// synth_top
module synth_top(
    input clk,
    input rst,
    input btnL,
    input [15:0] sw,
    output [3:0] led,
	output pmod_1,	 
	output pmod_2,	 
	output pmod_4	 
    );
    wire trigger_noise;
    debounce dn(trigger_noise, btnL, clk);
    assign led = sw[3:0];
    assign pmod_2 = 1'd1;	 
    assign pmod_4 = 1'd1;	 
    wire sample_tick;
    wire noise_tick;
    wire rst_n;
    button br(clk, rst, rst_n);
    clock_divider cd(
        clk,
        rst_n,
        16'd1024,
        sample_tick
    );
    clock_divider cdn(
        clk,
        rst_n,
        {16'd0, 16'b1110_1110_0110_0001},
        noise_tick
    );
    wire wnotecd, wnotecd2;
    clock_divider cdnote(
        clk,
        rst_n,
        32'd250_000,
        wnotecd
    );
    clock_divider cdnote2(
        clk,
        rst_n,
        32'd125_000,
        wnotecd2
    );
    reg [15:0] pulse1_wave_len;
    reg [15:0] pulse2_wave_len;
    reg [15:0] tri_wave_len;
  ...
For scale: roughly 7,800 cells after synthesis, ~290 flip-flops, about 26 I/O pins, about 53,000 um2 of cells after synthesis.
Settings: LEC_CHECK=0, ABC_AREA=1, CAP_MARGIN=10, CELL_PAD_IN_SITES_DETAIL_PLACEMENT=2, CELL_PAD_IN_SITES_GLOBAL_PLACEMENT=2, CORE_ASPECT_RATIO=1.55, CORE_MARGIN=5, CORE_UTILIZATION=24, CTS_CLUSTER_DIAMETER=351, GPL_ROUTABILITY_DRIVEN=1, HOLD_SLACK_MARGIN=0.21, MIN_ROUTING_LAYER=met1, PLACE_DENSITY=0.47, SETUP_SLACK_MARGIN=5.0, SLEW_MARGIN=20; clock period 105.0 ns.
run.sh (not shown) runs the stock make flow with config.mk's settings and CLKGATE_MAP_FILE=.
Then changed:
- CAP_MARGIN: 10 -> 40
- CELL_PAD_IN_SITES_DETAIL_PLACEMENT: 2 -> not set
- CELL_PAD_IN_SITES_GLOBAL_PLACEMENT: 2 -> not set
- CORE_ASPECT_RATIO: 1.55 -> not set
- CORE_MARGIN: 5 -> 2
- CORE_UTILIZATION: 24 -> 70
- CTS_CLUSTER_DIAMETER: 351 -> 209
- HOLD_SLACK_MARGIN: 0.21 -> not set
- MIN_ROUTING_LAYER: met1 -> not set
- PLACE_DENSITY: 0.47 -> not set
- clock period: 105.0 -> 69.2 ns (I/O delays scaled with it)
Outcome: This time the run stopped in clock tree synthesis. Die area is lower by 66%. Area after synthesis does not change. Synthesized cell count stays the same.

---

== lane 1 ==
synth_top again, from the RTL that the note above started with.
make LEC_CHECK=0 ABC_AREA=1 CAP_MARGIN=0 CORE_MARGIN=2 CORE_UTILIZATION=70 CTS_CLUSTER_DIAMETER=235 CTS_CLUSTER_SIZE=34 GPL_ROUTABILITY_DRIVEN=1 SETUP_SLACK_MARGIN=5.0 SLEW_MARGIN=20 finish   # period 71.5 ns
Lane 1: it failed during global routing (5_1_grt), and the tool reported GRT-0116.
The inputs of lane 2 differ from those of lane 1 as listed below.
# lane 1
export LEC_CHECK = 0
export ABC_AREA = 1
export CAP_MARGIN = 0
export CORE_MARGIN = 2
export CORE_UTILIZATION = 70
export CTS_CLUSTER_DIAMETER = 235
export CTS_CLUSTER_SIZE = 34
export GPL_ROUTABILITY_DRIVEN = 1
export SETUP_SLACK_MARGIN = 5.0
export SLEW_MARGIN = 20
create_clock -name core_clock -period 71.5 [get_ports {clk}]
# lane 2
export LEC_CHECK = 0
export ABC_AREA = 1
export CAP_MARGIN = 20
export CORE_MARGIN = 2
export CORE_UTILIZATION = 72
export SLEW_MARGIN = 20
create_clock -name core_clock -period 123.0 [get_ports {clk}]
Results
The flow did not stop early for lane 2: all stages ran, and the layout cleared the timing, design-rule and antenna checks. Relative to lane 1, lane 2 improves pre-CTS setup slack. Relative to lane 1, total die size has gone down in lane 2. Going from lane 1 to lane 2, the overall die height was found to have gone down by 3.9 um. Compared with lane 1, lane 2 shows a lower post-placement cell area. Post-synthesis share of cell area spent on xor and xnor gates: lane 2 vs lane 1 identical. Going from lane 1 to lane 2, post-CTS setup-driven buffer insertion count shrank by 657; CTS buffer count moved up; overall die width dropped 3.9 um; post-cts repair resize count now smaller.
Here is what was changed in the inputs of lane 3 compared with lane 2.
# lane 2
export LEC_CHECK = 0
export ABC_AREA = 1
export CAP_MARGIN = 20
export CORE_MARGIN = 2
export CORE_UTILIZATION = 72
export SLEW_MARGIN = 20
create_clock -name core_clock -period 123.0 [get_ports {clk}]
# lane 3
export LEC_CHECK = 0
export CAP_MARGIN = 20
export CORE_MARGIN = 2
export CORE_UTILIZATION = 40
export SLEW_MARGIN = 20
create_clock -name core_clock -period 100.0 [get_ports {clk}]
### Flow results
Lane 3: flow completed, timing, DRC and antenna clean
Comparing lane 2 with lane 3, the area occupied by registers came out essentially unchanged.
For cell count after synthesis, dividing the value from lane 2 by the value from lane 3 gives 1.2.
Compared with lane 2, in lane 3 fmax went up; routed wire length per instance went up; clock latency of the later-clocked register in the worst-skew pair went down.
The well tap count in lane 2 is 0.58 times that in lane 3.
Compared with lane 2, first-pass GRT wire length in lane 3 increased by a few percent.
Input-level comparison between lane 4 and lane 3:
# lane 3
export LEC_CHECK = 0
export CAP_MARGIN = 20
export CORE_MARGIN = 2
export CORE_UTILIZATION = 40
export SLEW_MARGIN = 20
create_clock -name core_clock -period 100.0 [get_ports {clk}]
# lane 4
export LEC_CHECK = 0
export CAP_MARGIN = 20
export CORE_MARGIN = 2
export CORE_UTILIZATION = 40
export CTS_CLUSTER_DIAMETER = 138
export PLACE_DENSITY_LB_ADDON = 0.26
export SLEW_MARGIN = 20
create_clock -name core_clock -period 100.0 [get_ports {clk}]
Notes after the runs:
Summary of the comparison: shortest period the worst path allows is higher in lane 4, relative to lane 3.
~same share of the core filled with cells in lane 4 and lane 3
The run showing the greater signed area change from the synthesized netlist to the final layout is lane 3.
Looking at max-slew headroom at the worst pin, lane 4 sits 0.86 points below lane 3.
Lane 4 vs. lane 3: fraction of met1 tracks used by global routing moved down; maximum single-stage delay on the critical path level; worst-case setup margin in the final layout moved down.
